==> trial 16: inputs <==
Design conv_kernel, start of the top module:
module conv_kernel(
	clk,
	rst_n,
	clear,
	i_pixel,
	i_weight,
	o_pixel
);
clock: 9.21 ns
lec_check: 0
cap_margin: 20
cell_pad_in_sites_detail_placement: 0
cell_pad_in_sites_global_placement: 1
core_aspect_ratio: 1.37
core_margin: 5
core_utilization: 27
cts_cluster_diameter: 198
gpl_routability_driven: 0
gpl_timing_driven: 0
max_routing_layer: met4
slew_margin: 40
tns_end_percent: 40
run.sh (not shown) runs the stock make flow with config.mk's settings and CLKGATE_MAP_FILE=.
==> trial 84: changes against trial 16 <==
==> flow/config.mk (replaced) <==
export PLATFORM = sky130hd
export DESIGN_NAME = conv_kernel
export DESIGN_NICKNAME = conv_kernel
export VERILOG_FILES = /design/flow/design.v
export SDC_FILE = /design/flow/constraint.sdc
export NUM_CORES = 4
export LEC_CHECK = 0
export CAP_MARGIN = 20
export CORE_MARGIN = 2
export CORE_UTILIZATION = 72
export CTS_CLUSTER_DIAMETER = 250
export CTS_CLUSTER_SIZE = 48
export MAX_ROUTING_LAYER = met4
export PLACE_DENSITY = 0.65
export SETUP_SLACK_MARGIN = 3.13
export SLEW_MARGIN = 20
==> flow/constraint.sdc (replaced) <==
create_clock -name core_clock -period 10.8 [get_ports {clk}]
set_input_delay 2.1600 -clock core_clock [delete_from_list [all_inputs] [get_ports {clk}]]
set_output_delay 2.1600 -clock core_clock [all_outputs]
set_load 0.01 [all_outputs]
==> impl_metrics.ini <==
; yosys + openroad results
[placed_design]
hpwl_mm = 100
dp_slack_ns = -0.496

[outcome]
status = stopped before the end
lastStage = global routing (5_1_grt)
firstError = [ERROR GRT-0232] Routing congestion too high. Check the congestion heatmap in the GUI.

[grt]
overflow = 1550
Source of the figures above: trial 84

==> impl_metrics.ini <==
; flow metrics
[timing]
setup_violations = 63
fin_ws_ns = -2.69

[die]
n_tap_cell = 1749

[placed_design]
hpwl_mm = 133

[cts]
postCtsHoldBufs = 0

[outcome]
failed_checks = negative setup slack
status = failed layout checks
Source of the figures above: trial 16


* * *

==> run a: inputs <==
Starting RTL as in the previous note.
export LEC_CHECK = 0
export CAP_MARGIN = 30
export CELL_PAD_IN_SITES_DETAIL_PLACEMENT = 0
export CELL_PAD_IN_SITES_GLOBAL_PLACEMENT = 0
export CORE_ASPECT_RATIO = 1.37
export CORE_MARGIN = 5
export CORE_UTILIZATION = 27
export CTS_CLUSTER_DIAMETER = 198
export CTS_CLUSTER_SIZE = 90
export GPL_ROUTABILITY_DRIVEN = 0
export GPL_TIMING_DRIVEN = 1
export MAX_ROUTING_LAYER = met4
export PLACE_DENSITY_LB_ADDON = 0.22
export SLEW_MARGIN = 35
export TNS_END_PERCENT = 40
create_clock -name core_clock -period 9.21 [get_ports {clk}]
==> inputs of run b, as changes to run a <==
==> flow/config.mk (replaced) <==
export PLATFORM = sky130hd
export DESIGN_NAME = conv_kernel
export DESIGN_NICKNAME = conv_kernel
export VERILOG_FILES = /design/flow/design.v
export SDC_FILE = /design/flow/constraint.sdc
export NUM_CORES = 4
export LEC_CHECK = 0
export CAP_MARGIN = 20
export CELL_PAD_IN_SITES_DETAIL_PLACEMENT = 0
export CORE_MARGIN = 2
export CORE_UTILIZATION = 72
export CTS_CLUSTER_DIAMETER = 372
export CTS_CLUSTER_SIZE = 41
export GPL_ROUTABILITY_DRIVEN = 1
export MAX_ROUTING_LAYER = met4
export PLACE_DENSITY = 0.65
export SETUP_SLACK_MARGIN = 0.09
export SLEW_MARGIN = 25
==> flow/constraint.sdc (replaced) <==
create_clock -name core_clock -period 3.96 [get_ports {clk}]
set_input_delay 0.7920 -clock core_clock [delete_from_list [all_inputs] [get_ports {clk}]]
set_output_delay 0.7920 -clock core_clock [all_outputs]
set_load 0.01 [all_outputs]
==> inputs of run c, as changes to run a <==
==> flow/config.mk (replaced) <==
export PLATFORM = sky130hd
export DESIGN_NAME = conv_kernel
export DESIGN_NICKNAME = conv_kernel
export VERILOG_FILES = /design/flow/design.v
export SDC_FILE = /design/flow/constraint.sdc
export NUM_CORES = 4
export LEC_CHECK = 0
export CAP_MARGIN = 5
export CORE_MARGIN = 2
export CORE_UTILIZATION = 72
export CTS_CLUSTER_DIAMETER = 250
export CTS_CLUSTER_SIZE = 48
export MAX_ROUTING_LAYER = met4
export SETUP_SLACK_MARGIN = 3.12
export SLEW_MARGIN = 20
==> flow/constraint.sdc (replaced) <==
create_clock -name core_clock -period 10.8 [get_ports {clk}]
set_input_delay 2.1600 -clock core_clock [delete_from_list [all_inputs] [get_ports {clk}]]
set_output_delay 2.1600 -clock core_clock [all_outputs]
set_load 0.01 [all_outputs]
==> comparison table <==
	run a	run b	run c
H-tree levels	4	-	4
Total setup buffers inserted after CTS	35	-	180
Placed insts	7266	6181	5525
Outcome	failed layout checks	stopped before the end	stopped before the end
Last stage reached	-	clock tree synthesis	global routing
Reasons for failing layout checks	setup timing	-	-
Final Wtd Congestion	-	1.32	1.21
Core region area	0.133 mm2	0.0499 mm2	0.0499 mm2
Chip area	0.142 mm2	0.0521 mm2	0.0521 mm2
Worst Setup Slack post-DPL	-2.48 ns	-7.40 ns	-0.496 ns
Standard cell area after detailed placement	0.0474 mm2	0.0461 mm2	0.0410 mm2
Cell chosen for the clock root	clkbuf_16	-	clkbuf_16
Fp_density	27.1%	72.6%	72.6%
Cts bufs inserted	17	-	17
CTS-repair resized insts	222	-	332
Half-perimeter wire length after placement	127000 um	122000 um	100000 um
Overall die width	323 um	228 um	228 um
